### flow/config.mk
export PLATFORM = sky130hd
export DESIGN_NAME = CentralProcessingUnit
export DESIGN_NICKNAME = CentralProcessingUnit
export VERILOG_FILES = /design/flow/design.v
export SDC_FILE = /design/flow/constraint.sdc
export NUM_CORES = 4
export LEC_CHECK = 0
export CAP_MARGIN = 20
export CELL_PAD_IN_SITES_GLOBAL_PLACEMENT = 1
export CORE_ASPECT_RATIO = 0.76
export CORE_MARGIN = 2
export CORE_UTILIZATION = 40
export CTS_CLUSTER_DIAMETER = 347
export CTS_CLUSTER_SIZE = 21
export MAX_ROUTING_LAYER = met4
export PLACE_DENSITY = 0.6
export SETUP_SLACK_MARGIN = 3.02
export SLEW_MARGIN = 20
export TNS_END_PERCENT = 15
### flow/run.sh
#!/bin/bash
# the make line also repeats each setting of config.mk as NAME=value (left out here)
make -C /OpenROAD-flow-scripts/flow DESIGN_CONFIG=/design/flow/config.mk WORK_HOME=/design/flow/orfs CLKGATE_MAP_FILE= finish
### flow/design.v
parameter Z_2 = 2'bZZ;
parameter Z_4 = 4'bZZZZ;
parameter Z_8 = 8'bZZZZZZZZ;
parameter Z_16 = 16'bZZZZZZZZZZZZZZZZ;
parameter IDLE = 2'b00;
parameter WRITE_CONTROL = 2'b01;
parameter READ_CONTROL = 2'b10;
parameter REG_SP = 4'b1000;
parameter REG_EPC = 4'b1001;
parameter REG_ESP = 4'b1010;
parameter REG_IH = 4'b1011;
parameter REG_RA = 4'b1100;
parameter OP_ADDIU = 5'b01001;
parameter OP_ADDIU3 = 5'b01000;
parameter OP_B = 5'b00010;
parameter OP_BEQZ = 5'b00100;
parameter OP_BNEZ = 5'b00101;
parameter OP_LI = 5'b01101;
parameter OP_LW = 5'b10011;
parameter OP_SW = 5'b11011;
parameter OP_ADDSP3 = 5'b00000;
parameter OP_CMPI = 5'b01110;
parameter OP_LW_SP = 5'b10010;
parameter OP_SW_SP = 5'b11010;
parameter OP_INT = 5'b11111;
parameter OP_BTEQZ_PREFIX = 5'b01100;
parameter OP_BTEQZ_SUFFIX = 3'b000;
parameter OP_ADDSP_PREFIX = 5'b01100;
parameter OP_ADDSP_SUFFIX = 3'b011;
parameter OP_MTSP_PREFIX = 5'b01100;
parameter OP_MTSP_SUFFIX = 3'b100;
parameter OP_AND_PREFIX = 5'b11101;
parameter OP_AND_SUFFIX = 5'b01100;
parameter OP_CMP_PREFIX = 5'b11101;
parameter OP_CMP_SUFFIX = 5'b01010;
parameter OP_OR_PREFIX = 5'b11101;
parameter OP_OR_SUFFIX = 5'b01101;
parameter OP_NOT_PREFIX = 5'b11101;
parameter OP_NOT_SUFFIX = 5'b01111;
parameter OP_SLLV_PREFIX = 5'b11101;
parameter OP_SLLV_SUFFIX = 5'b00100;
parameter OP_SLTU_PREFIX = 5'b11101;
parameter OP_SLTU_SUFFIX = 5'b00011;
parameter OP_JR_PREFIX = 5'b11101;
parameter OP_JR_MIDFIX = 3'b000;
parameter OP_JR_SUFFIX = 5'b00000;
parameter OP_MFPC_PREFIX = 5'b11101;
parameter OP_MFPC_MIDFIX = 3'b010;
parameter OP_MFPC_SUFFIX = 5'b00000;
parameter OP_JALR_PREFIX = 5'b11101;
parameter OP_JALR_MIDFIX = 3'b110;
parameter OP_JALR_SUFFIX = 5'b00000;
parameter OP_JRRA_PREFIX = 5'b11101;
parameter OP_JRRA_MIDFIX = 3'b001;
parameter OP_JRRA_SUFFIX = 5'b00000;
parameter OP_MFIH_PREFIX = 5'b11110;
parameter OP_MFIH_SUFFIX = 8'b00000000;
parameter OP_MTIH_PREFIX = 5'b11110;
parameter OP_MTIH_SUFFIX = 8'b00000001;
parameter OP_SLL_PREFIX = 5'b00110;
parameter OP_SLL_SUFFIX = 2'b00;
parameter OP_SRA_PREFIX = 5'b00110;
parameter OP_SRA_SUFFIX = 2'b11;
parameter OP_SUBU_PREFIX = 5'b11100;
parameter OP_SUBU_SUFFIX = 2'b11;
parameter OP_ADDU_PREFIX = 5'b11100;
parameter OP_ADDU_SUFFIX = 2'b01;
parameter OP_NOP = 16'b0000100000000000;
module ByPass (
  input [3:0] sourceAddress,
  input [15:0] sourceValue,
  input [3:0] updatedAddress,
  input [15:0] updatedValue,
  output [15:0] selectedValue
);
assign selectedValue = updatedAddress == sourceAddress ? updatedValue : sourceValue;
endmodule
module Forwarder (
	input clk,
	input rst,
	input [15:0] in,
	output reg [15:0] out
);
reg [15:0] temp;
always @ (negedge clk or negedge rst) begin
	if (!rst) begin
		temp <= 0;
	end else begin
		temp <= in;
	end
end
always @ (posedge clk or negedge rst) begin
	if (!rst) begin
		out <= 0;
	end else begin
		out <= temp;
	end
end
endmodule
module Forwarder4Bit (
	input clk,
	input rst,
	input [3:0] in,
	output reg [3:0] out
);
reg [3:0] temp;
always @ (negedge clk or negedge rst) begin
	if (!rst) begin
		temp <= 0;
	end else begin
		temp <= in;
	end
end
always @ (posedge clk or negedge rst) begin
	if (!rst) begin
		out <= 0;
	end else begin
		out <= temp;
	end
end
endmodule
module InterruptSelector (
  input [15:0] normalInstruction,
  input [15:0] interruptInstruction,
  input interruptSignal,
  output [15:0] selectedInstruction
);
assign selectedInstruction = interruptSignal ? interruptInstruction : normalInstruction;
endmodule
module HardwareInterruptHandler (
  input clock, 
  input reset,
  input interruptSignal,
  input handInterruptSignalIn,
  output interruptSignalOut
);
reg [3:0] handSignalCache;
always @ (posedge clock or negedge reset) begin
  if (!reset) begin
    handSignalCache <= 4'b1111;
  end else begin
    handSignalCache[0] <= handSignalCache[1];
    handSignalCache[1] <= handSignalCache[2];
    handSignalCache[2] <= handSignalCache[3];
    handSignalCache[3] <= handInterruptSignalIn;
  end
end
assign interruptSignalOut = (handSignalCache[0] && handSignalCache[1] && !handSignalCache[2] && !handSignalCache[3]) ?  1'b1   :  interruptSignal;
endmodule
module InterruptHandler (
  input clock,
  input reset,
  input [3:0] interruptIndexIn,
  input interruptSignalIn,
  output reg interruptSignalOut,
  output reg [15:0] interruptInstructionOut
);
parameter OP_ADDIU = 5'b01001;
parameter OP_ADDIU3 = 5'b01000;
parameter OP_B = 5'b00010;
parameter OP_BEQZ = 5'b00100;
parameter OP_BNEZ = 5'b00101;
parameter OP_LI = 5'b01101;
parameter OP_LW = 5'b10011;
parameter OP_SW = 5'b11011;
parameter OP_ADDSP3 = 5'b00000;
parameter OP_CMPI = 5'b01110;
parameter OP_LW_SP = 5'b10010;
parameter OP_SW_SP = 5'b11010;
parameter OP_INT = 5'b11111;
parameter OP_BTEQZ_PREFIX = 5'b01100;
parameter OP_BTEQZ_SUFFIX = 3'b000;
parameter OP_ADDSP_PREFIX = 5'b01100;
parameter OP_ADDSP_SUFFIX = 3'b011;
parameter OP_MTSP_PREFIX = 5'b01100;
parameter OP_MTSP_SUFFIX = 3'b100;
parameter OP_AND_PREFIX = 5'b11101;
parameter OP_AND_SUFFIX = 5'b01100;
parameter OP_CMP_PREFIX = 5'b11101;
parameter OP_CMP_SUFFIX = 5'b01010;
parameter OP_OR_PREFIX = 5'b11101;
parameter OP_OR_SUFFIX = 5'b01101;
parameter OP_NOT_PREFIX = 5'b11101;
parameter OP_NOT_SUFFIX = 5'b01111;
parameter OP_SLLV_PREFIX = 5'b11101;
parameter OP_SLLV_SUFFIX = 5'b00100;
parameter OP_SLTU_PREFIX = 5'b11101;
parameter OP_SLTU_SUFFIX = 5'b00011;
parameter OP_JR_PREFIX = 5'b11101;
parameter OP_JR_MIDFIX = 3'b000;
parameter OP_JR_SUFFIX = 5'b00000;
parameter OP_MFPC_PREFIX = 5'b11101;
parameter OP_MFPC_MIDFIX = 3'b010;
parameter OP_MFPC_SUFFIX = 5'b00000;
parameter OP_JALR_PREFIX = 5'b11101;
parameter OP_JALR_MIDFIX = 3'b110;
parameter OP_JALR_SUFFIX = 5'b00000;
parameter OP_JRRA_PREFIX = 5'b11101;
parameter OP_JRRA_MIDFIX = 3'b001;
parameter OP_JRRA_SUFFIX = 5'b00000;
parameter OP_MFIH_PREFIX = 5'b11110;
parameter OP_MFIH_SUFFIX = 8'b00000000;
parameter OP_MTIH_PREFIX = 5'b11110;
parameter OP_MTIH_SUFFIX = 8'b00000001;
parameter OP_SLL_PREFIX = 5'b00110;
parameter OP_SLL_SUFFIX = 2'b00;
parameter OP_SRA_PREFIX = 5'b00110;
parameter OP_SRA_SUFFIX = 2'b11;
parameter OP_SUBU_PREFIX = 5'b11100;
parameter OP_SUBU_SUFFIX = 2'b11;
parameter OP_ADDU_PREFIX = 5'b11100;
parameter OP_ADDU_SUFFIX = 2'b01;
parameter OP_NOP = 16'b0000100000000000;
reg [3:0] interruptState;
reg [3:0] interruptIndex;
reg insideInterrupt;
localparam STATE_TOTAL = 10;
always @ (negedge clock or negedge reset) begin
  if (!reset) begin
    interruptState <= 1;
    interruptIndex <= 0;
    insideInterrupt <= 0;
  end else begin
    if (interruptSignalIn == 1 && insideInterrupt == 0 && interruptState == 1) begin
      interruptIndex <= interruptIndexIn;
      insideInterrupt <= 1;
    end else if (interruptState < STATE_TOTAL && insideInterrupt == 1) begin
      interruptState <= interruptState + 1;
    end else if (interruptState == STATE_TOTAL) begin
      interruptState <= 1;
      insideInterrupt <= 0;
      interruptIndex <= 0;
    end
  end
end
always @ (posedge clock or negedge reset) begin
  if (!reset) begin
    interruptInstructionOut <= OP_NOP;
    interruptSignalOut <= 0;
  end else begin
    if (insideInterrupt == 1) begin 
	    interruptInstructionOut <= {8'hF8, interruptState, interruptIndex};
		  interruptSignalOut <= 1;
	  end else begin
	    interruptInstructionOut <= OP_NOP;
		  interruptSignalOut <= 0;
	  end
  end
end
endmodule
module InstructionFetcher (
	input clk,
	input rst,
	input [15:0] current_PC,  
	input [15:0] mem_read,  
	output reg [15:0] current_IR_addr,
	output reg [15:0] current_IR
);
parameter OP_ADDIU = 5'b01001;
parameter OP_ADDIU3 = 5'b01000;
parameter OP_B = 5'b00010;
parameter OP_BEQZ = 5'b00100;
parameter OP_BNEZ = 5'b00101;
parameter OP_LI = 5'b01101;
parameter OP_LW = 5'b10011;
parameter OP_SW = 5'b11011;
parameter OP_ADDSP3 = 5'b00000;
parameter OP_CMPI = 5'b01110;
parameter OP_LW_SP = 5'b10010;
parameter OP_SW_SP = 5'b11010;
parameter OP_INT = 5'b11111;
parameter OP_BTEQZ_PREFIX = 5'b01100;
parameter OP_BTEQZ_SUFFIX = 3'b000;
parameter OP_ADDSP_PREFIX = 5'b01100;
parameter OP_ADDSP_SUFFIX = 3'b011;
parameter OP_MTSP_PREFIX = 5'b01100;
parameter OP_MTSP_SUFFIX = 3'b100;
parameter OP_AND_PREFIX = 5'b11101;
parameter OP_AND_SUFFIX = 5'b01100;
parameter OP_CMP_PREFIX = 5'b11101;
parameter OP_CMP_SUFFIX = 5'b01010;
parameter OP_OR_PREFIX = 5'b11101;
parameter OP_OR_SUFFIX = 5'b01101;
parameter OP_NOT_PREFIX = 5'b11101;
parameter OP_NOT_SUFFIX = 5'b01111;
parameter OP_SLLV_PREFIX = 5'b11101;
parameter OP_SLLV_SUFFIX = 5'b00100;
parameter OP_SLTU_PREFIX = 5'b11101;
parameter OP_SLTU_SUFFIX = 5'b00011;
parameter OP_JR_PREFIX = 5'b11101;
parameter OP_JR_MIDFIX = 3'b000;
parameter OP_JR_SUFFIX = 5'b00000;
parameter OP_MFPC_PREFIX = 5'b11101;
parameter OP_MFPC_MIDFIX = 3'b010;
parameter OP_MFPC_SUFFIX = 5'b00000;
parameter OP_JALR_PREFIX = 5'b11101;
parameter OP_JALR_MIDFIX = 3'b110;
parameter OP_JALR_SUFFIX = 5'b00000;
parameter OP_JRRA_PREFIX = 5'b11101;
parameter OP_JRRA_MIDFIX = 3'b001;
parameter OP_JRRA_SUFFIX = 5'b00000;
parameter OP_MFIH_PREFIX = 5'b11110;
parameter OP_MFIH_SUFFIX = 8'b00000000;
parameter OP_MTIH_PREFIX = 5'b11110;
parameter OP_MTIH_SUFFIX = 8'b00000001;
parameter OP_SLL_PREFIX = 5'b00110;
parameter OP_SLL_SUFFIX = 2'b00;
parameter OP_SRA_PREFIX = 5'b00110;
parameter OP_SRA_SUFFIX = 2'b11;
parameter OP_SUBU_PREFIX = 5'b11100;
parameter OP_SUBU_SUFFIX = 2'b11;
parameter OP_ADDU_PREFIX = 5'b11100;
parameter OP_ADDU_SUFFIX = 2'b01;
parameter OP_NOP = 16'b0000100000000000;
always @ (negedge clk) begin
	current_IR_addr <= current_PC;
end
always @ (negedge rst or posedge clk) begin
	if (!rst) begin
		current_IR <= OP_NOP;
	end else begin
		current_IR <= mem_read;
	end
end
endmodule
module InstructionDecoder (
  input clock,
  input reset,
  input [15:0] currentInstruction,
  output reg [3:0] firstRegisiterAddress,
  output reg [3:0] secondRegisiterAddress,   
  output reg [3:0] targetRegisiterAddress,
  output reg [2:0] jumpControl,
  output reg [3:0] interruptIndex,
  output reg interruptSignal,
  output reg interruptInstructionSignal
);
parameter OP_ADDIU = 5'b01001;
parameter OP_ADDIU3 = 5'b01000;
parameter OP_B = 5'b00010;
parameter OP_BEQZ = 5'b00100;
parameter OP_BNEZ = 5'b00101;
parameter OP_LI = 5'b01101;
parameter OP_LW = 5'b10011;
parameter OP_SW = 5'b11011;
parameter OP_ADDSP3 = 5'b00000;
parameter OP_CMPI = 5'b01110;
parameter OP_LW_SP = 5'b10010;
parameter OP_SW_SP = 5'b11010;
parameter OP_INT = 5'b11111;
parameter OP_BTEQZ_PREFIX = 5'b01100;
parameter OP_BTEQZ_SUFFIX = 3'b000;
parameter OP_ADDSP_PREFIX = 5'b01100;
parameter OP_ADDSP_SUFFIX = 3'b011;
parameter OP_MTSP_PREFIX = 5'b01100;
parameter OP_MTSP_SUFFIX = 3'b100;
parameter OP_AND_PREFIX = 5'b11101;
parameter OP_AND_SUFFIX = 5'b01100;
parameter OP_CMP_PREFIX = 5'b11101;
parameter OP_CMP_SUFFIX = 5'b01010;
parameter OP_OR_PREFIX = 5'b11101;
parameter OP_OR_SUFFIX = 5'b01101;
parameter OP_NOT_PREFIX = 5'b11101;
parameter OP_NOT_SUFFIX = 5'b01111;
parameter OP_SLLV_PREFIX = 5'b11101;
parameter OP_SLLV_SUFFIX = 5'b00100;
parameter OP_SLTU_PREFIX = 5'b11101;
parameter OP_SLTU_SUFFIX = 5'b00011;
parameter OP_JR_PREFIX = 5'b11101;
parameter OP_JR_MIDFIX = 3'b000;
parameter OP_JR_SUFFIX = 5'b00000;
parameter OP_MFPC_PREFIX = 5'b11101;
parameter OP_MFPC_MIDFIX = 3'b010;
parameter OP_MFPC_SUFFIX = 5'b00000;
parameter OP_JALR_PREFIX = 5'b11101;
parameter OP_JALR_MIDFIX = 3'b110;
parameter OP_JALR_SUFFIX = 5'b00000;
parameter OP_JRRA_PREFIX = 5'b11101;
parameter OP_JRRA_MIDFIX = 3'b001;
parameter OP_JRRA_SUFFIX = 5'b00000;
parameter OP_MFIH_PREFIX = 5'b11110;
parameter OP_MFIH_SUFFIX = 8'b00000000;
parameter OP_MTIH_PREFIX = 5'b11110;
parameter OP_MTIH_SUFFIX = 8'b00000001;
parameter OP_SLL_PREFIX = 5'b00110;
parameter OP_SLL_SUFFIX = 2'b00;
parameter OP_SRA_PREFIX = 5'b00110;
parameter OP_SRA_SUFFIX = 2'b11;
parameter OP_SUBU_PREFIX = 5'b11100;
parameter OP_SUBU_SUFFIX = 2'b11;
parameter OP_ADDU_PREFIX = 5'b11100;
parameter OP_ADDU_SUFFIX = 2'b01;
parameter OP_NOP = 16'b0000100000000000;
parameter Z_2 = 2'bZZ;
parameter Z_4 = 4'bZZZZ;
parameter Z_8 = 8'bZZZZZZZZ;
parameter Z_16 = 16'bZZZZZZZZZZZZZZZZ;
parameter IDLE = 2'b00;
parameter WRITE_CONTROL = 2'b01;
parameter READ_CONTROL = 2'b10;
parameter REG_SP = 4'b1000;
parameter REG_EPC = 4'b1001;
parameter REG_ESP = 4'b1010;
parameter REG_IH = 4'b1011;
parameter REG_RA = 4'b1100;
localparam NONE_CONTROL = 3'b000;
localparam B_CONTROL = 3'b001;
localparam BEQZ_CONTROL = 3'b010;
localparam BNEZ_CONTROL = 3'b011;
localparam BTEQZ_CONTROL = 3'b100;
localparam JR_CONTROL = 3'b101;
localparam JALR_CONTROL = 3'b110;
localparam JRRA_CONTROL = 3'b111;
reg [15:0] instruction;
wire [3:0] firstParameter = {1'b0, instruction[10:8]};
wire [3:0] secondParameter = {1'b0, instruction[7:5]};
wire [3:0] thirdParameter = {1'b0, instruction[4:2]};
always @ (negedge clock or negedge reset) begin
  if (!reset) begin
    instruction <= OP_NOP;
  end else begin
    instruction <= currentInstruction;
  end
end
always @ (posedge clock or negedge reset) begin
  firstRegisiterAddress <= 0;
  secondRegisiterAddress <= 0;
  targetRegisiterAddress <= 4'hf;
  interruptSignal <= 0;
  interruptIndex <= 0;
  interruptInstructionSignal <= 0;
  jumpControl <= NONE_CONTROL;
  if (!reset) begin
    firstRegisiterAddress <= 0;
    secondRegisiterAddress <= 0;
    interruptSignal <= 0;
    interruptIndex <= 0;
    interruptInstructionSignal <= 0;
    targetRegisiterAddress <= 4'hf;
    jumpControl <= NONE_CONTROL;
  end else begin
    case (instruction[15:11])
      OP_ADDIU: begin
        targetRegisiterAddress <= firstParameter;
        firstRegisiterAddress <= firstParameter;
      end
      OP_ADDIU3: begin
        targetRegisiterAddress <= secondParameter;
        firstRegisiterAddress <= firstParameter;
      end
      OP_B: begin
        jumpControl <= B_CONTROL;
      end
      OP_BEQZ: begin
        jumpControl <= BEQZ_CONTROL;
        firstRegisiterAddress <= firstParameter;
      end
      OP_BNEZ: begin
        jumpControl <= BNEZ_CONTROL;
        firstRegisiterAddress <= firstParameter;
      end
      OP_LI: begin
        targetRegisiterAddress <= firstParameter;
      end
      OP_LW: begin
        targetRegisiterAddress <= secondParameter;
        firstRegisiterAddress <= firstParameter;
      end
      OP_SW: begin
        firstRegisiterAddress <= firstParameter;
        secondRegisiterAddress <= secondParameter;
      end
      OP_ADDSP3: begin
        targetRegisiterAddress <= firstParameter;
        secondRegisiterAddress <= REG_SP;
      end
      OP_CMPI: begin
        firstRegisiterAddress <= firstParameter;
      end
      OP_LW_SP: begin
        targetRegisiterAddress <= firstParameter;
        secondRegisiterAddress <= REG_SP;
      end
      OP_SW_SP: begin
        firstRegisiterAddress <= firstParameter;
        secondRegisiterAddress <= REG_SP;
      end
      OP_INT: begin
        case (instruction[7:4])
          0: begin
            interruptSignal <= 1;
            interruptIndex <= instruction[3:0];
          end
          1: begin 
            targetRegisiterAddress <= REG_EPC;
          end
          2: begin
            targetRegisiterAddress <= REG_ESP;
            firstRegisiterAddress <= REG_SP;
          end
          3: begin
            targetRegisiterAddress <= REG_SP;
          end
          4: begin
            firstRegisiterAddress <= REG_EPC;
            secondRegisiterAddress <= REG_SP;
          end
          5: begin
            secondRegisiterAddress <= REG_SP;
          end
          6: begin
            firstRegisiterAddress <= REG_ESP;
            secondRegisiterAddress <= REG_SP;
          end
          7: begin
				interruptInstructionSignal <= 1;
            firstRegisiterAddress <= REG_IH;
          end
        endcase
      end
      5'b01100: begin
        case (instruction[10:8])
          OP_BTEQZ_SUFFIX: begin
            jumpControl <= BTEQZ_CONTROL;
          end
          OP_ADDSP_SUFFIX: begin
            targetRegisiterAddress <= REG_SP;
            secondRegisiterAddress <= REG_SP;
          end
          OP_MTSP_SUFFIX: begin
            targetRegisiterAddress <= REG_SP;
            secondRegisiterAddress <= secondParameter;
          end
        endcase
      end
      5'b11101: begin
        case (instruction[4:0])
          OP_AND_SUFFIX: begin
            targetRegisiterAddress <= firstParameter;
            firstRegisiterAddress  <= firstParameter;
            secondRegisiterAddress <= secondParameter;
          end
          OP_CMP_SUFFIX: begin
            firstRegisiterAddress <= firstParameter;
            secondRegisiterAddress <= secondParameter;
          end
          OP_OR_SUFFIX: begin
            targetRegisiterAddress <= firstParameter;
            firstRegisiterAddress <= firstParameter;
            secondRegisiterAddress <= secondParameter;
          end
          OP_NOT_SUFFIX: begin
            targetRegisiterAddress <= firstParameter;
            secondRegisiterAddress <= secondParameter;
          end
          OP_SLLV_SUFFIX: begin
            targetRegisiterAddress <= secondParameter;
            firstRegisiterAddress <= firstParameter;
            secondRegisiterAddress <= secondParameter;
          end
          OP_SLTU_SUFFIX: begin
            firstRegisiterAddress <= firstParameter;
            secondRegisiterAddress <= secondParameter;
          end
          5'b00000: begin
            case (instruction[7:5])
              OP_JR_MIDFIX: begin
				    jumpControl <= JR_CONTROL;
                firstRegisiterAddress <= firstParameter;
              end
              OP_MFPC_MIDFIX: begin
                targetRegisiterAddress <= firstParameter;
              end
              OP_JALR_MIDFIX: begin
				    jumpControl <= JALR_CONTROL;
                targetRegisiterAddress <= REG_RA;
                firstRegisiterAddress <= firstParameter;
              end
              OP_JRRA_MIDFIX: begin
				    jumpControl <= JRRA_CONTROL;
                firstRegisiterAddress <= REG_RA;
              end
            endcase
          end
        endcase
      end
      5'b11110: begin
        case (instruction[7:0])
          OP_MFIH_SUFFIX: begin
            targetRegisiterAddress <= firstParameter;
            firstRegisiterAddress <= REG_IH;
          end
          OP_MTIH_SUFFIX: begin
            targetRegisiterAddress <= REG_IH;
            firstRegisiterAddress <= firstParameter;
          end
        endcase
      end
      5'b00110: begin
        case (instruction[1:0])
          OP_SLL_SUFFIX: begin
            targetRegisiterAddress <= firstParameter;
            secondRegisiterAddress <= secondParameter;
          end
          OP_SRA_SUFFIX: begin
            targetRegisiterAddress <= firstParameter;
            secondRegisiterAddress <= secondParameter;
          end
        endcase
      end
      5'b11100: begin
        case (instruction[1:0])
          OP_SUBU_SUFFIX: begin
            targetRegisiterAddress <= thirdParameter;
            firstRegisiterAddress <= firstParameter;
            secondRegisiterAddress <= secondParameter;
          end
          OP_ADDU_SUFFIX: begin
            targetRegisiterAddress <= thirdParameter;
            firstRegisiterAddress <= firstParameter;
            secondRegisiterAddress <= secondParameter;
          end
        endcase
      end
      default: begin
      end
    endcase
  end
end
endmodule
module ProgramCounterAdder (
  input clock,
  input reset,
  input [15:0] currentPC,
  input [15:0] currentInstruction,
  input [15:0] finalRegisterValue,
  input t,
  input interruptSignal,
  input interruptInstructionSignal,
  input [2:0] jumpControl,
  output [15:0] nextPC
);
localparam NONE_CONTROL = 3'b000;
localparam B_CONTROL = 3'b001;
localparam BEQZ_CONTROL = 3'b010;
localparam BNEZ_CONTROL = 3'b011;
localparam BTEQZ_CONTROL = 3'b100;
localparam JR_CONTROL = 3'b101;
reg [15:0] instruction, jumpPC;
reg [15:0] programCounterRegister;
reg jump;
wire [15:0] immediateSignExtend_8bit = {instruction[7] ? 8'hff : 8'h00, instruction[7:0]};
wire [15:0] immediateSignExtend_11bit = {instruction[10] ?  5'b11111 : 5'b00000, instruction[10:0]};
always @ (negedge clock or negedge reset) begin
  if (!reset) begin
    instruction <= 16'h8000;  
    programCounterRegister <= 16'hffff;  
  end else begin
    instruction <= currentInstruction;
    programCounterRegister <= currentPC;
  end
end
always @ (*) begin
  jumpPC = 0;
  jump = 0;
  if (!reset) begin
    jumpPC = 0;
    jump = 0;
  end else begin
    case (jumpControl)
      NONE_CONTROL: begin
        jumpPC = 0;
        jump = 0;
      end
      B_CONTROL: begin
        jumpPC = programCounterRegister + immediateSignExtend_11bit;
        jump = 1;
      end
      BEQZ_CONTROL: begin
        if (finalRegisterValue == 0) begin
          jumpPC = programCounterRegister + immediateSignExtend_8bit;
          jump = 1;
        end
      end
      BNEZ_CONTROL: begin
        if (finalRegisterValue != 0) begin
          jumpPC = programCounterRegister + immediateSignExtend_8bit;
          jump = 1;
        end
      end
      BTEQZ_CONTROL: begin
        if (t == 0) begin
          jumpPC = programCounterRegister + immediateSignExtend_8bit;
          jump = 1;
        end
      end
      JR_CONTROL: begin
        jumpPC = finalRegisterValue;
        jump = 1;
      end
    endcase
  end
end
assign nextPC = interruptInstructionSignal ? finalRegisterValue : (interruptSignal ? programCounterRegister : (jump ? jumpPC : programCounterRegister + 1));
endmodule
module ArithmeticLogicalUnit (
  input clock,
  input reset,
  input [15:0] finalFirstRegisterValue,
  input [15:0] finalSecondRegisterValue,
  input [15:0] currentProgramCounter,
  input [15:0] currentInstruction,
  output reg [15:0] targetValue,
  output reg tRead
);
reg tWriteEnable;
reg tToWrite;
reg [15:0] programCounter;
reg [15:0] instruction;
reg [15:0] firstRegisterValue;
reg [15:0] secondRegisterValue;
wire [15:0] immediateSignExtend_8bit = {instruction[7] ? 8'hff : 8'h00, instruction[7:0]};
wire [15:0] immediateSignExtend_11bit = {instruction[10] ?  5'b11111 : 5'b00000, instruction[10:0]};
wire [15:0] immediateZeroExtend_8bit = {8'h00, instruction[7:0]};
wire [15:0] immediateSignExtend_4bit = {instruction[3] ? 12'hfff : 12'h000, instruction[3:0]};
wire [3:0] shiftImmediate = instruction[4:2] ? instruction[4:2] : 8;
parameter OP_ADDIU = 5'b01001;
parameter OP_ADDIU3 = 5'b01000;
parameter OP_B = 5'b00010;
parameter OP_BEQZ = 5'b00100;
parameter OP_BNEZ = 5'b00101;
parameter OP_LI = 5'b01101;
parameter OP_LW = 5'b10011;
parameter OP_SW = 5'b11011;
parameter OP_ADDSP3 = 5'b00000;
parameter OP_CMPI = 5'b01110;
parameter OP_LW_SP = 5'b10010;
parameter OP_SW_SP = 5'b11010;
parameter OP_INT = 5'b11111;
parameter OP_BTEQZ_PREFIX = 5'b01100;
parameter OP_BTEQZ_SUFFIX = 3'b000;
parameter OP_ADDSP_PREFIX = 5'b01100;
parameter OP_ADDSP_SUFFIX = 3'b011;
parameter OP_MTSP_PREFIX = 5'b01100;
parameter OP_MTSP_SUFFIX = 3'b100;
parameter OP_AND_PREFIX = 5'b11101;
parameter OP_AND_SUFFIX = 5'b01100;
parameter OP_CMP_PREFIX = 5'b11101;
parameter OP_CMP_SUFFIX = 5'b01010;
parameter OP_OR_PREFIX = 5'b11101;
parameter OP_OR_SUFFIX = 5'b01101;
parameter OP_NOT_PREFIX = 5'b11101;
parameter OP_NOT_SUFFIX = 5'b01111;
parameter OP_SLLV_PREFIX = 5'b11101;
parameter OP_SLLV_SUFFIX = 5'b00100;
parameter OP_SLTU_PREFIX = 5'b11101;
parameter OP_SLTU_SUFFIX = 5'b00011;
parameter OP_JR_PREFIX = 5'b11101;
parameter OP_JR_MIDFIX = 3'b000;
parameter OP_JR_SUFFIX = 5'b00000;
parameter OP_MFPC_PREFIX = 5'b11101;
parameter OP_MFPC_MIDFIX = 3'b010;
parameter OP_MFPC_SUFFIX = 5'b00000;
parameter OP_JALR_PREFIX = 5'b11101;
parameter OP_JALR_MIDFIX = 3'b110;
parameter OP_JALR_SUFFIX = 5'b00000;
parameter OP_JRRA_PREFIX = 5'b11101;
parameter OP_JRRA_MIDFIX = 3'b001;
parameter OP_JRRA_SUFFIX = 5'b00000;
parameter OP_MFIH_PREFIX = 5'b11110;
parameter OP_MFIH_SUFFIX = 8'b00000000;
parameter OP_MTIH_PREFIX = 5'b11110;
parameter OP_MTIH_SUFFIX = 8'b00000001;
parameter OP_SLL_PREFIX = 5'b00110;
parameter OP_SLL_SUFFIX = 2'b00;
parameter OP_SRA_PREFIX = 5'b00110;
parameter OP_SRA_SUFFIX = 2'b11;
parameter OP_SUBU_PREFIX = 5'b11100;
parameter OP_SUBU_SUFFIX = 2'b11;
parameter OP_ADDU_PREFIX = 5'b11100;
parameter OP_ADDU_SUFFIX = 2'b01;
parameter OP_NOP = 16'b0000100000000000;
parameter Z_2 = 2'bZZ;
parameter Z_4 = 4'bZZZZ;
parameter Z_8 = 8'bZZZZZZZZ;
parameter Z_16 = 16'bZZZZZZZZZZZZZZZZ;
parameter IDLE = 2'b00;
parameter WRITE_CONTROL = 2'b01;
parameter READ_CONTROL = 2'b10;
parameter REG_SP = 4'b1000;
parameter REG_EPC = 4'b1001;
parameter REG_ESP = 4'b1010;
parameter REG_IH = 4'b1011;
parameter REG_RA = 4'b1100;
always @ (negedge clock or negedge reset) begin
  if (!reset) begin
    programCounter <= 0;
    instruction <= OP_NOP;
    firstRegisterValue <= 0;
    secondRegisterValue <= 0;
  end else begin
    programCounter <= currentProgramCounter;
    instruction <= currentInstruction;
    firstRegisterValue <= finalFirstRegisterValue;
    secondRegisterValue <= finalSecondRegisterValue;
  end
end
always @(posedge clock or negedge reset) begin
  if (!reset) begin
    tWriteEnable <= 1;
    tToWrite <= 0;
    targetValue <= 0;
    tRead <= 0;
  end else begin
    case (instruction[15:11])
      OP_ADDIU: begin
        targetValue <= firstRegisterValue + immediateSignExtend_8bit;
      end
      OP_ADDIU3: begin
        targetValue <= firstRegisterValue + immediateSignExtend_4bit;
      end
      OP_LI: begin
        targetValue <= immediateZeroExtend_8bit;
      end
      OP_SW: begin
        targetValue <= secondRegisterValue;
      end		  
      OP_ADDSP3: begin
        targetValue <= secondRegisterValue + immediateSignExtend_8bit;
      end
      OP_CMPI: begin
        tToWrite <= firstRegisterValue != immediateSignExtend_8bit;
        if (tWriteEnable) tRead <= firstRegisterValue != immediateSignExtend_8bit;
        tWriteEnable <= 0;
      end
      OP_SW_SP: begin
		    targetValue <= firstRegisterValue;
		  end
      OP_INT: begin
        case (instruction[7:4])
          1: begin 
            targetValue <= programCounter;
          end
          2: begin
            targetValue <= firstRegisterValue;
          end
          3: begin
            targetValue <= 16'hBF20;
          end
          4: begin
            targetValue <= firstRegisterValue;
          end 
          5: begin
            targetValue <= instruction[3:0];
          end
          6: begin
            targetValue <= firstRegisterValue;
          end 
        endcase
      end
      5'b01100: begin
        case (instruction[10:8])
          OP_ADDSP_SUFFIX: begin
            targetValue <= secondRegisterValue + immediateSignExtend_8bit;
          end
          OP_MTSP_SUFFIX: begin
            targetValue <= secondRegisterValue;
          end
        endcase
      end
      5'b11101: begin
        case (instruction[4:0])
          OP_AND_SUFFIX: begin
            targetValue <= firstRegisterValue & secondRegisterValue;
          end
          OP_CMP_SUFFIX: begin
            tToWrite <= firstRegisterValue != secondRegisterValue;
            if (tWriteEnable) tRead <= firstRegisterValue != secondRegisterValue;
            tWriteEnable <= 0;
          end
          OP_OR_SUFFIX: begin
            targetValue <= firstRegisterValue | secondRegisterValue;
          end
          OP_NOT_SUFFIX: begin
            targetValue <= ~secondRegisterValue;
          end
          OP_SLLV_SUFFIX: begin
            targetValue <= secondRegisterValue << firstRegisterValue;
          end
          OP_SLTU_SUFFIX: begin
            tToWrite <= $unsigned(firstRegisterValue) < $unsigned(secondRegisterValue);
            if (tWriteEnable) tRead <= $unsigned(firstRegisterValue) < $unsigned(secondRegisterValue);
            tWriteEnable <= 0;
          end
          5'b00000: begin
            case (instruction[7:5])
              OP_MFPC_MIDFIX: begin
                targetValue <= programCounter;
              end
              OP_JALR_MIDFIX: begin
                targetValue <= programCounter;
              end
            endcase
          end
        endcase
      end
      5'b11110: begin
        case (instruction[7:0])
          OP_MFIH_SUFFIX: begin
            targetValue <= firstRegisterValue;
          end
          OP_MTIH_SUFFIX: begin
            targetValue <= firstRegisterValue;
          end
        endcase
      end
      5'b00110: begin
        case (instruction[1:0])
          OP_SLL_SUFFIX: begin
            targetValue <= secondRegisterValue << shiftImmediate;
          end
          OP_SRA_SUFFIX: begin
            targetValue <= secondRegisterValue >>> shiftImmediate;
          end
        endcase
      end
      5'b11100: begin
        case (instruction[1:0])
          OP_SUBU_SUFFIX: begin
            targetValue <= firstRegisterValue - secondRegisterValue;
          end
          OP_ADDU_SUFFIX: begin
            targetValue <= firstRegisterValue + secondRegisterValue;
          end
        endcase
      end
      default: begin
			tWriteEnable <= 1;
			targetValue <= 0;
      end
    endcase
  end
end
endmodule
module MemoryAddressCalculator (
	input clk,
	input rst,
	input [15:0] instruction_in,
	input [15:0] first_register_value,
	input [15:0] second_reigster_value,
	output reg [1:0] memory_control,
	output reg [15:0] memory_address
);
wire [15:0] immediate_from_5;
wire [15:0] immediate_from_8;
reg [15:0] instruction;
reg [15:0] rm_1, rm_2;
parameter OP_ADDIU = 5'b01001;
parameter OP_ADDIU3 = 5'b01000;
parameter OP_B = 5'b00010;
parameter OP_BEQZ = 5'b00100;
parameter OP_BNEZ = 5'b00101;
parameter OP_LI = 5'b01101;
parameter OP_LW = 5'b10011;
parameter OP_SW = 5'b11011;
parameter OP_ADDSP3 = 5'b00000;
parameter OP_CMPI = 5'b01110;
parameter OP_LW_SP = 5'b10010;
parameter OP_SW_SP = 5'b11010;
parameter OP_INT = 5'b11111;
parameter OP_BTEQZ_PREFIX = 5'b01100;
parameter OP_BTEQZ_SUFFIX = 3'b000;
parameter OP_ADDSP_PREFIX = 5'b01100;
parameter OP_ADDSP_SUFFIX = 3'b011;
parameter OP_MTSP_PREFIX = 5'b01100;
parameter OP_MTSP_SUFFIX = 3'b100;
parameter OP_AND_PREFIX = 5'b11101;
parameter OP_AND_SUFFIX = 5'b01100;
parameter OP_CMP_PREFIX = 5'b11101;
parameter OP_CMP_SUFFIX = 5'b01010;
parameter OP_OR_PREFIX = 5'b11101;
parameter OP_OR_SUFFIX = 5'b01101;
parameter OP_NOT_PREFIX = 5'b11101;
parameter OP_NOT_SUFFIX = 5'b01111;
parameter OP_SLLV_PREFIX = 5'b11101;
parameter OP_SLLV_SUFFIX = 5'b00100;
parameter OP_SLTU_PREFIX = 5'b11101;
parameter OP_SLTU_SUFFIX = 5'b00011;
parameter OP_JR_PREFIX = 5'b11101;
parameter OP_JR_MIDFIX = 3'b000;
parameter OP_JR_SUFFIX = 5'b00000;
parameter OP_MFPC_PREFIX = 5'b11101;
parameter OP_MFPC_MIDFIX = 3'b010;
parameter OP_MFPC_SUFFIX = 5'b00000;
parameter OP_JALR_PREFIX = 5'b11101;
parameter OP_JALR_MIDFIX = 3'b110;
parameter OP_JALR_SUFFIX = 5'b00000;
parameter OP_JRRA_PREFIX = 5'b11101;
parameter OP_JRRA_MIDFIX = 3'b001;
parameter OP_JRRA_SUFFIX = 5'b00000;
parameter OP_MFIH_PREFIX = 5'b11110;
parameter OP_MFIH_SUFFIX = 8'b00000000;
parameter OP_MTIH_PREFIX = 5'b11110;
parameter OP_MTIH_SUFFIX = 8'b00000001;
parameter OP_SLL_PREFIX = 5'b00110;
parameter OP_SLL_SUFFIX = 2'b00;
parameter OP_SRA_PREFIX = 5'b00110;
parameter OP_SRA_SUFFIX = 2'b11;
parameter OP_SUBU_PREFIX = 5'b11100;
parameter OP_SUBU_SUFFIX = 2'b11;
parameter OP_ADDU_PREFIX = 5'b11100;
parameter OP_ADDU_SUFFIX = 2'b01;
parameter OP_NOP = 16'b0000100000000000;
parameter Z_2 = 2'bZZ;
parameter Z_4 = 4'bZZZZ;
parameter Z_8 = 8'bZZZZZZZZ;
parameter Z_16 = 16'bZZZZZZZZZZZZZZZZ;
parameter IDLE = 2'b00;
parameter WRITE_CONTROL = 2'b01;
parameter READ_CONTROL = 2'b10;
parameter REG_SP = 4'b1000;
parameter REG_EPC = 4'b1001;
parameter REG_ESP = 4'b1010;
parameter REG_IH = 4'b1011;
parameter REG_RA = 4'b1100;
assign immediate_from_5 = {instruction[4]? 11'b11111111111: 11'b00000000000, instruction[4:0]};
assign immediate_from_8 = {instruction[7]? 8'hFF: 8'h00, instruction[7:0]};
always @ (negedge clk or negedge rst) begin
	if (!rst) begin
		instruction <= 16'b0000100000000000;
		rm_1 <= 0;
		rm_2 <= 0;
	end else begin
		instruction <= instruction_in;
		rm_1 <= first_register_value;
		rm_2 <= second_reigster_value;
	end
end
always @ (posedge clk or negedge rst) begin
	if (!rst) begin
		memory_address <= 16'hFFFF;
		memory_control <= IDLE;
	end else begin
		case (instruction[15:11])
			OP_LW_SP: begin
				memory_address <= rm_2 + immediate_from_8;
				memory_control <= READ_CONTROL;
			end
			OP_LW: begin
				memory_address <= rm_1 + immediate_from_5;
				memory_control <= READ_CONTROL;
			end
			OP_SW_SP: begin
				memory_address <= rm_2 + immediate_from_8;
				memory_control <= WRITE_CONTROL;
			end
			OP_SW: begin
				memory_address <= rm_1 + immediate_from_5;
				memory_control <= WRITE_CONTROL;
			end
      OP_INT: begin
        case (instruction[7:4])
          4: begin
            memory_address <= rm_2;
            memory_control <= WRITE_CONTROL;
          end
          5: begin
            memory_address <= rm_2 + 1;
            memory_control <= WRITE_CONTROL;
          end
          6: begin
            memory_address <= rm_2 + 2;
            memory_control <= WRITE_CONTROL;
          end 
        endcase
      end
			default begin
				memory_address <= 16'hFFFF;
				memory_control <= IDLE;
			end
		endcase
	end
end
endmodule
module MemoryInterface (
	input clk,
	input rst,
	input [15:0] memory_address_from_cpu,
	input [15:0] target_value_from_cpu,
	input [1:0] memory_control_signal_from_cpu,
	input [15:0] data_fetched_from_memory,
	output reg [15:0] memory_address_to_memory,
	output [15:0] data_fetched_to_cpu,
	output reg [1:0] memory_control_signal_to_memory,
	output reg [15:0] target_value_to_memory
);
reg [15:0] memory_address_temp;
reg [1:0] memory_control_signal_temp;
reg [15:0] target_value_temp;
assign data_fetched_to_cpu = data_fetched_from_memory;
always @ (negedge clk or negedge rst) begin
	if (!rst) begin
		memory_address_temp <= 0;
		memory_control_signal_temp <= 0;
		target_value_temp <= 0;
	end else begin
		memory_address_temp <= memory_address_from_cpu;
		memory_control_signal_temp <= memory_control_signal_from_cpu;
		target_value_temp <= target_value_from_cpu;
	end
end
always @ (posedge clk or negedge rst) begin
	if (!rst) begin
		memory_address_to_memory <= 0;
		memory_control_signal_to_memory <= 0;
		target_value_to_memory <= 0;
	end else begin
		memory_address_to_memory <= memory_address_temp;
		memory_control_signal_to_memory <= memory_control_signal_temp;
		target_value_to_memory <= target_value_temp;
	end
end
endmodule
module Selector (
  input clk, rst,
  input [1:0] memory_control,
  input [15:0] mem_data_read,
  input [15:0] alu_cal_result,
  output [15:0] select_cal_result
);
reg [15:0] temp_result;
reg [1:0] memory_control_temp;
always @ (negedge clk or negedge rst) begin
  if (!rst) begin
    temp_result <= 0;
    memory_control_temp <= 0;
  end
  else begin
    temp_result <= alu_cal_result;
	 memory_control_temp <= memory_control;
  end
end
assign select_cal_result = memory_control_temp[1]? mem_data_read : temp_result;
endmodule
module Register (
  input clock,
  input reset,
  input [3:0] firstRegisterAddress,
  input [3:0] secondRegisterAddress,
  input [3:0] targetRegisterAddress,
  input [15:0] targetValue,
  output [15:0] firstRegisterValueOrigin,
  output [15:0] secondRegisterValueOrigin,
  output [175:0] debug_registers
);
reg [207:0] registers;
assign debug_registers = {
    registers[0*16 +: 16],
    registers[1*16 +: 16],
    registers[2*16 +: 16],
    registers[3*16 +: 16],
    registers[4*16 +: 16],
    registers[5*16 +: 16],
    registers[6*16 +: 16],
    registers[7*16 +: 16],
    registers[8*16 +: 16],
    registers[9*16 +: 16],
    registers[10*16 +: 16]
};
assign firstRegisterValueOrigin = firstRegisterAddress <= 12 ? registers[firstRegisterAddress*16 +: 16] : 16'h0000;
assign secondRegisterValueOrigin = secondRegisterAddress <= 12 ? registers[secondRegisterAddress*16 +: 16] : 16'h0000;
always @ (negedge clock, negedge reset) begin
  if (!reset) begin
    registers <= 0;
  end else begin
    if (targetRegisterAddress <= 12) begin
      registers[targetRegisterAddress*16 +: 16] <= targetValue;
    end
  end
end
endmodule
module CentralProcessingUnit (
  input clock,
  input reset,
  input handInterruptSignalIn,
  input [15:0] IF_memory_read,
  output [15:0] IF_address,
  input [15:0] MEM_memory_read,
  output [1:0] MEM_memory_control,
  output [15:0] MEM_memory_address,
  output [15:0] MEM_target_value,
  output [175:0] register_value
);
wire [15:0] programCounter_0;   
wire [15:0] programCounter_1;   
wire [15:0] programCounter_2;   
wire [15:0] programCounter_3;   
wire [15:0] programCounter_4;   
wire [15:0] programCounter_5;   
wire [15:0] instruction_1_origin;
wire [15:0] instruction_1_selected;
wire [15:0] instruction_2;
wire [15:0] instruction_3;
wire [15:0] instruction_4;
wire [3:0] firstRegisterAddress;
wire [15:0] firstRegisterValueOrigin;
wire [15:0] firstRegisterValueMiddle;
wire [15:0] firstRegisterValueFinal;
wire [3:0] secondRegisterAddress;
wire [15:0] secondRegisterValueOrigin;
wire [15:0] secondRegisterValueMiddle;
wire [15:0] secondRegisterValueFinal;
wire [3:0] targetRegisterAddress_2;
wire [3:0] targetRegisterAddress_3;
wire [3:0] targetRegisterAddress_4;
wire [15:0] targetValue_3;
wire [15:0] targetValue_4;
wire t;
wire [2:0] jumpControl;
wire [1:0] memoryControl;
wire [15:0] dataMemoryAddress;
wire [15:0] dataFetched;
wire [3:0] interruptIndex;
wire interruptSignalDecoder;
wire interruptSignalHandler;
wire interruptSignalHardware;
wire interruptInstructionSignal;
wire [15:0] interruptInstruction;
ProgramCounterAdder pcAdder (
  clock,
  reset,
  programCounter_0,
  instruction_1_selected,
  firstRegisterValueFinal,
  t,
  interruptSignalHandler,
  interruptInstructionSignal,
  jumpControl,
  programCounter_0
);
InstructionFetcher fetcher (
  .clk(clock),
  .rst(reset),
  .current_PC(programCounter_0),
  .mem_read(IF_memory_read),
  .current_IR_addr(IF_address),
  .current_IR(instruction_1_origin)
);
InstructionDecoder decoder (
  clock,
  reset,
  instruction_1_selected,
  firstRegisterAddress,
  secondRegisterAddress,
  targetRegisterAddress_2,
  jumpControl,
  interruptIndex,
  interruptSignalDecoder,
  interruptInstructionSignal
);
InterruptHandler handler (
  clock,
  reset,
  interruptIndex,
  interruptSignalHardware,
  interruptSignalHandler,
  interruptInstruction
);
InterruptSelector interruptSelector (
  instruction_1_origin,
  interruptInstruction,
  interruptSignalHandler,
  instruction_1_selected
);
HardwareInterruptHandler hardwareHandler (
  clock, 
  reset,
  interruptSignalDecoder,
  handInterruptSignalIn,
  interruptSignalHardware
);
Forwarder programCounterForwarder_2 (
  clock,
  reset,
  programCounter_0,
  programCounter_2
);
Forwarder instructionForwarder_2 (
  clock,
  reset,
  instruction_1_selected,
  instruction_2
);
ByPass firstRegisiterByPass_II (
  firstRegisterAddress,
  firstRegisterValueOrigin,
  targetRegisterAddress_4,
  targetValue_4,
  firstRegisterValueMiddle
);
ByPass firstRegisiterByPass_I (
  firstRegisterAddress,
  firstRegisterValueMiddle,
  targetRegisterAddress_3,
  targetValue_3,
  firstRegisterValueFinal
);
ByPass secondRegisterByPass_II (
  secondRegisterAddress,
  secondRegisterValueOrigin,
  targetRegisterAddress_4,
  targetValue_4,
  secondRegisterValueMiddle
);
ByPass secondRegisterByPass_I (
  secondRegisterAddress,
  secondRegisterValueMiddle,
  targetRegisterAddress_3,
  targetValue_3,
  secondRegisterValueFinal
);
ArithmeticLogicalUnit alu (
  clock,
  reset,
  firstRegisterValueFinal,
  secondRegisterValueFinal,
  programCounter_2,
  instruction_2,
  targetValue_3,
  t
);
MemoryAddressCalculator addressCalculator (
  clock,
  reset,
  instruction_2,
  firstRegisterValueFinal,
  secondRegisterValueFinal,
  memoryControl,
  dataMemoryAddress
);
Forwarder4Bit targetRegisterAddressForwarder_3 (
  clock,
  reset,
  targetRegisterAddress_2,
  targetRegisterAddress_3
);
MemoryInterface memoryCommunicator (
  .clk(clock),
  .rst(reset),
  .memory_address_from_cpu(dataMemoryAddress),  
  .target_value_from_cpu(targetValue_3), 
  .memory_control_signal_from_cpu(memoryControl),  
  .data_fetched_from_memory(MEM_memory_read),
  .memory_address_to_memory(MEM_memory_address),
  .memory_control_signal_to_memory(MEM_memory_control),
  .target_value_to_memory(MEM_target_value),
  .data_fetched_to_cpu(dataFetched)     
);
Selector selector (
  .clk(clock),
  .rst(reset),
  .memory_control(memoryControl),
  .mem_data_read(dataFetched),
  .alu_cal_result(targetValue_3),
  .select_cal_result(targetValue_4)
);
Forwarder4Bit targetRegisterAddressForwarder_4 (
  clock,
  reset,
  targetRegisterAddress_3,
  targetRegisterAddress_4
);
Register register (
  clock,
  reset,
  firstRegisterAddress,
  secondRegisterAddress,
  targetRegisterAddress_4,
  targetValue_4,
  firstRegisterValueOrigin,
  secondRegisterValueOrigin,
  register_value
);
endmodule
### flow/constraint.sdc
create_clock -name core_clock -period 11.0 [get_ports {clock}]
set_input_delay 2.2000 -clock core_clock [delete_from_list [all_inputs] [get_ports {clock}]]
set_output_delay 2.2000 -clock core_clock [all_outputs]
set_load 0.01 [all_outputs]
==> results of run 1 <==
routing by layer:
| metal | part of all wire, % | global-route usage (%) | up-vias |
|---|---|---|---|
| met5 | 0 | - | - |
| li1 | - | - | 13190 |
| met4 | 1.8 | 5.481 | 0 |
| met1 | 47 | 49.61 | 15090 |
| met2 | 43 | 45.49 | 1389 |
| met3 | 8.2 | 4.515 | 134 |
through the flow:
step	instance area [um^2]	total power [mW]	TNS, ns	setup WS, ns	cells
6_report	39940	8.786	0	0.9972	4927
5_1_grt	39930	9.238	0	0.9315	4926
4_1_cts	38990	8.581	0	0.9783	4812
3_5_place_dp	36610	7.012	-0.4422	-0.05622	4605
3_3_place_gp	36600	6.967	-0.1813	-0.05558	4605
2_1_floorplan	33880	5.559	0	0.6749	3533
area by class of cell:
| cell class | count | area share (%) |
|---|---|---|
| repair buffers | 635 | 13.12 |
| diodes | 2 | 0.01253 |
| well taps | 1081 | 3.387 |
| clock buffers | 44 | 2.087 |
| multi-input cells | 2485 | 45.52 |
| inverters | 85 | 0.8334 |
| flip-flops and latches | 550 | 34.50 |
| clock inverters | 45 | 0.5295 |
repair_timing:
item | CTS | global route
pin swaps | 59 | 17
setup buffers | 117 | 113
gates cloned | 2 | 0
setup endpoints to repair | 742 | 875
hold buffers | 0 | 0
resized | 398 | 338
==> job_summary.md, run 1 <==
## Implementation flow summary

| Metric | Value |
|---|---|
| Post-synth top cells | 353 x dfrtn_1, 345 x nand2_1, 310 x o21ai_0, 282 x nor2_1, 245 x a21oi_1 |
| Outcome | complete, no violations |
| Max-cap violations | 0 |
| Drt first-iter violations | 3238 |
| Top cells by area | dfrtn_1 26%, dfrtp_1 10%, mux4_2 5.4% |
| Clock power frac | approximately 15% |
| Synth Flop Type | dfrtn_1 |
| Hold path cells | 0 |
| Cells after Synth | 3533 |
| Final tally of max-slew violations | 0 |
| Arrival time at the worst endpoint | about 5.0 ns |
| GRT Total Usage | 32.32% |
| Crit-path cells | clkdlybuf4s15_1, mux2i_2, buf_4, inv_2, nand3_2, nand4_1, nor4_4, o21ai_4, nor4_4, buf_4, mux2i_4, buf_6, nand2_4, a221o_1, a211o_1 |
| Reg2reg path depth | 15 |
| Final net count | 3989 |
| Hpwl dp | 101200 um |
| GP Congestion | 0.9877 |
| Die Ht | about 260 um |
| Least-Margin Pin Slew | 1.128 ns |
| RSZ-0062 raised after global routing | true |
| TritonCTS clock tree | built |
| Clk slew on worst S/H paths | 0.09 ns |
| R2R Setup Slk | ~1.0 ns |
| Cell family with most CP delay | simple AND/OR/NAND/NOR gates |
| Worst Path Class, Setup | primary input to flop |
| EDFF count, synth | 0 |
| Top Ports | between 200 and 300 |
| Final Hold Viols | 0 |
| WL/cell | 28.08 um |
| Combinational share of power | about half |
| RR Endpoint | programCounterForwarder_2.temp[5] |
| Max stage delay on crit path | slightly above 0.3 ns |
| WP data required | 5.96 ns |
| Xor/xnor share | under 10% |
| Element type at the critical path start | primary input |
| Peak VDD IR | 0.1595 mV |
| # setup viols final | 0 |
| Critical-path maximum fanout | 3 |
| Flop+latch power | 3.22 mW |
| Core area | 82760 um^2 |
| Grt ovf | 0 |
| Complex Gates by Area | 19.20% |
| CP Launch Point | MEM_memory_read[3] |
| Pint | 5.067 mW |
| Final hold slack | 0.3712 ns |
| Pwr top | combinational cells |
| Vias in the first global route | 28030 |
| Slew headroom | 24.24% |
| Pre-Place Util | 40.30% |
| Slowest CP cell | a221o_1 |
| Yosys synthesis warning count | 28 |
| MI comb area | 18180 um^2 |
| Row cnt | 92 |
| Ys async rst share | between 90% and 100% |
| Synth top area share | 26.48% |
| Synth top cell by count | dfrtn_1 |
| Clock Skews | 0.09589 ns |
| Largest buffer count on any clock path | 3 |
| Distinct cells, synth | 96 |
| Clock buffer count from CTS | 30 |
| First-pass GRT wire length | roughly 200000 um |
| Simple Share, Synth | 14.17% |
| Port buffer count | around 260 |
| Total vias in the final route | 29800 |
| Reg power frac | 36.6% |
| Root buffer cell | clkbuf_16 |
| Pwr/cell area | 220.0 nW/um^2 |
| H-Tree Depth | 1 |
| Routed Antenna Nets | 0 |
| P_clk | 1.33 mW |
| Worst setup EP type | flop |
| Switching pwr | 3.720 mW |
| Register share after synthesis | 41.19% |
| Area growth from synthesis to layout | 19.72% |
| Leak | ~17 nW |
| Drt drc | 0 |
| Ys cells | roughly 3500 |
| Largest net degree at the start of global routing | about 170 |
| Sw Ratio | 42.33% |
| Hold_sp | hardwareHandler.handSignalCache[2] |
| Chip area | 85740 um^2 |
| Number of cells on the critical path | 15 |
| Top logic family | AND-OR/OR-AND gates |
| Yosys adder share | 5.064% |
| Mux share | 9.561% |
| Final core occ | 48.25% |
| Log Warnings | 113 |
| Fillers | 7771 |
| Initial antenna violation count | 6 |
| Synth flops | 550 |
| Clk ins delay skew pair | 0.70 ns |
| Worst hold path type | flop to flop |
| Via density | 6.049 |
| Yosys stat area | 33360 um^2 |
| FF+latch area | 13780 um^2 |
| Synth Area per Inst | 9.442 um^2 |
| Clk sinks | about 550 |
| WHS Endpoint | hardwareHandler.handSignalCache[1] |
| 1st-pass router iterations | 6 |
| Die width | 335.3 um |
| Logic power comb | 4.24 mW |
| Buf/Inv on CP | 5 |
| Final WL | 138300 um |
| Mapped Area | about 33000 um^2 |
| Cell taking the most area after synthesis | dfrtn_1 |
| CP Capture Point | programCounterForwarder_2.temp[5] |
| RR Startpoint | decoder.firstRegisiterAddress[1] |
| Post-Syn Nets | 3700 |
==> run 2: changes to the inputs <==
- CELL_PAD_IN_SITES_GLOBAL_PLACEMENT: 1 -> default
- CORE_ASPECT_RATIO: 0.76 -> default
- CORE_UTILIZATION: 40 -> 64
- CTS_CLUSTER_DIAMETER: 347 -> 355
- CTS_CLUSTER_SIZE: 21 -> default
- MAX_ROUTING_LAYER: met4 -> default
- PLACE_DENSITY: 0.6 -> 0.35
- SETUP_SLACK_MARGIN: 3.02 -> default
- TNS_END_PERCENT: 15 -> default
- clock period: 11.0 -> 11.1 ns (I/O delays scaled with it)
==> run 2 against run 1 <==
  * Clock skew up 0.0076 ns
  * Via count grew 5.4%
  * Clock power is 58% higher
  * Global-route usage up 17 points
  * Core utilization is 25 points higher
  * Largest power group unchanged
  * Sequential cell count is the same
  * Critical path type unchanged
  * First-iteration DRC count increased by 69%
  * Die size decreased by 37%
  * Synthesized area unchanged
  * Power grew 5.0%
==> job_summary.md, run 2 <==
## Implementation flow summary

| Metric | Value |
|---|---|
| Outcome | complete, no violations |
| Cells after Synth | 3533 |
| Port buffer count | 260 |
| Log Warnings | 112 |
| Final WL | between 100000 and 150000 um |
| GRT Total Usage | between 40% and 50% |
| Worst hold path type | flop to flop |
| Synth flops | around 550 |
| 1st-pass router iterations | 12 |
| Yosys adder share | 5.064% |
| Setup Buffers After CTS | 0 |
| Flop+latch power | approximately 3.4 mW |
| Final WS setup | 0.2369 ns |
| Simple Share, Synth | between 10% and 20% |
| Post-route cell area | between 30000 and 40000 um^2 |
| Top Ports | about 260 |
| Leak | 15.67 nW |
| Top cells by area | dfrtn_1 26%, dfrtp_1 10%, mux4_2 5.4% |
| Core area | 51410 um^2 |
| Largest buffer count on any clock path | 3 |
| Clk sinks | 550 |
| Area growth from synthesis to layout | 12.55% |
| Distinct cells, synth | ~96 |
| Max-cap violations | 0 |
| Element type at the critical path start | primary input |
| Die width | 232.3 um |
| Register share after synthesis | 41.19% |
| Ys cells | 3533 |
| Vias in the first global route | around 30000 |
| Synth top area share | 26.48% |
| Clock power frac | between 20 and 25% |
| Final tally of max-slew violations | 0 |
| Clock Skews | 0.1035 ns |
| First-pass GRT wire length | 195200 um |
| Pre-Place Util | 64.89% |
| H-Tree Depth | 2 |
| CP Capture Point | programCounterForwarder_2.temp[5] |
| Peak VDD IR | around 0.23 mV |
| Yosys synthesis warning count | 28 |
| Post-synth top cells | 353 x dfrtn_1, 345 x nand2_1, 310 x o21ai_0, 282 x nor2_1, 245 x a21oi_1 |
| Hold_sp | hardwareHandler.handSignalCache[2] |
| WHS Endpoint | hardwareHandler.handSignalCache[1] |
| Drt drc | 0 |
| Synth top cell by count | dfrtn_1 |
| TritonCTS clock tree | built |
| Hold path cells | 0 |
| Pint | roughly 5.4 mW |
| Cts-stage hold buffer count | 0 |
| Cell family with most CP delay | AND-OR/OR-AND gates |
| Buf/Inv on CP | 2 |
| Total vias in the final route | 31400 |
| RR Startpoint | decoder.firstRegisiterAddress[1] |
| Final Hold Viols | 0 |
| Placed cells | 4163 |
| Post-Syn Nets | roughly 3700 |
| RSZ-0062 raised after global routing | false |
| Place WS | -0.3317 ns |
| Least-Margin Pin Slew | 1.136 ns |
| Arrival time at the worst endpoint | 5.74 ns |
| Top logic family | AND-OR/OR-AND gates |
| R2R Setup Slk | between 0.4 and 0.5 ns |
| Worst Path Class, Setup | primary input to flop |
| Mux share | a little under a tenth |
| Reg2reg path depth | 13 |
| Crit-path cells | clkdlybuf4s50_1, mux2i_2, nor2b_1, a311oi_1, a31oi_1, or4_4, nor4_4, mux2i_1, buf_4, nand2_1, a221o_1, a211o_1 |
| Final hold slack | 0.3699 ns |
| Clk slew on worst S/H paths | 0.06 ns |
| Logic power comb | between 3 and 4 mW |
| Pwr top | combinational cells |
| Sw Ratio | 41.78% |
| Synth Flop Type | dfrtn_1 |
| Final net count | 3741 |
| Slew headroom | a little under a quarter |
| Combinational share of power | 40.7% |
| Root buffer cell | clkbuf_16 |
| Row cnt | 83 |
| # setup viols final | 0 |
| GP Congestion | 1.030 |
| Routed Antenna Nets | 0 |
| RR Endpoint | programCounterForwarder_2.temp[5] |
| Max stage delay on crit path | ~0.57 ns |
| CP Launch Point | MEM_memory_read[13] |
| Pwr/cell area | 245.8 nW/um^2 |
| Sum of negative setup slack | 0 ns |
| Grt ovf | 0 |
| WP data required | 5.97 ns |
| Synth Area per Inst | 9.442 um^2 |
| Cell taking the most area after synthesis | dfrtn_1 |
| Largest net degree at the start of global routing | ~170 |
| Yosys stat area | 33360 um^2 |
| Chip area | 53960 um^2 |
| Xor/xnor share | 2.888% |
| Initial antenna violation count | 12 |
| Ys async rst share | 97.09% |
| Die Ht | 232.3 um |
| Critical-path maximum fanout | 6 |
| Clk ins delay skew pair | between 0.6 and 0.7 ns |
| Post-CTS resize count | 0 |
| WL/cell | approximately 31 um |
| Drt first-iter violations | ~5500 |
| Mapped Area | 33360 um^2 |
| Hpwl dp | 93580 um |
| Final core occ | roughly three quarters |
| Worst setup EP type | flop |
| Reg power frac | 36.6% |
| Complex Gates by Area | 19.20% |
| Post-Place Cell Area | 35420 um^2 |
| Total design power | 9.228 mW |
| Via density | 7.295 |
| Switching pwr | 3.856 mW |
| Slowest CP cell | or4_4 |
| Clock buffer count from CTS | 55 |
| Post-route insts no fill | ~4300 |
| EDFF count, synth | 0 |
| P_clk | 2.10 mW |
| Number of cells on the critical path | 12 |
## run 2: cell type report
type                       count  area, um^2
antenna                        4       10.01
clock buffer                  74        1637
clock inverter                64       465.4
fill                        3421       13860
inverter                      85       319.1
multi-input combinational   2483       17080
sequential                   550       13750
tap                          680       850.8
timing repair buffer         364        3438
## run 2: per-layer routing
metal | GRT usage (%) | wire length, um | vias to the layer above
li1 | - | - | 12710
met1 | 61.59 | 46100 | 15070
met2 | 72.45 | 56910 | 2889
met3 | 19.79 | 20680 | 718
met4 | 25.80 | 9227 | 8
met5 | 0 | 47 | -
==> run 3: changes to the inputs <==
- ABC_AREA: default -> 1
- CAP_MARGIN: 20 -> 5
- CELL_PAD_IN_SITES_DETAIL_PLACEMENT: default -> 2
- CELL_PAD_IN_SITES_GLOBAL_PLACEMENT: default -> 1
- CORE_MARGIN: 2 -> 10
- CORE_UTILIZATION: 64 -> 58
- CTS_CLUSTER_DIAMETER: 355 -> 372
- CTS_CLUSTER_SIZE: default -> 61
- GPL_ROUTABILITY_DRIVEN: default -> 0
- HOLD_SLACK_MARGIN: default -> -0.02
- MIN_ROUTING_LAYER: default -> met2
- PLACE_DENSITY: 0.35 -> 0.94
- SLEW_MARGIN: 20 -> 15
- TNS_END_PERCENT: default -> 25
- clock period: 11.1 -> 11.0 ns (I/O delays scaled with it)
==> run 3 against run 2 <==
  * The run now fails in detailed placement (3_5_place_dp)
  * Synthesized cell count up 37%
  * Synthesized area up 6.9%
  * Die size up 33%
==> job_summary.md, run 3 <==
### Yosys + OpenROAD results

| Metric | Value |
|---|---|
| Die width | 268.0 um |
| Top Ports | between 200 and 300 |
| EDFF count, synth | 0 |
| Row cnt | 90 |
| Yosys adder share | 4.737% |
| Post-Syn Nets | between 5000 and 6000 |
| Synth top cell by count | nand2_1 |
| Xor/xnor share | 1.449% |
| Top logic family | simple AND/OR/NAND/NOR gates |
| Ys async rst share | 97.09% |
| Die Ht | 268.0 um |
| Synth flops | about 550 |
| Ys cells | 4849 |
| Yosys synthesis warning count | 28 |
| Post-synth top cells | 973 x nand2_1, 592 x inv_1, 407 x o21ai_0, 367 x nor2_1, 362 x nand3_1 |
| Simple Share, Synth | 21.69% |
| Register share after synthesis | 38.53% |
| Err | [ERROR DPL-0033] detailed placement checks failed during check placement. |
| Yosys stat area | 35660 um^2 |
| Failed at | detailed placement (3_5_place_dp) |
| Outcome | did not finish |
| Core area | 60580 um^2 |
| Complex Gates by Area | roughly 20% |
| Pre-Place Util | 58.86% |
| Port buffer count | 260 |
| Mux share | 0.05965% |
| Synth top area share | 24.77% |
| Top cells by area | dfrtn_1 25%, nand2_1 10%, dfrtp_1 9.5% |
| Cell taking the most area after synthesis | dfrtn_1 |
| Chip area | 71800 um^2 |
| Synth Flop Type | dfrtn_1 |
| Mapped Area | 35660 um^2 |
| Cells after Synth | 4849 |
| Distinct cells, synth | 63 |
| Synth Area per Inst | around 7.4 um^2 |
## run 3: per-stage QoR
stage | cell area, um^2 | std cells | hold WS [ns]
floorplan | 35660 | 4849 | 0.3539
global placement | 37660 | 5568 | 0.3552
Power figures rest on the tool's default switching activity, not on a simulated workload.
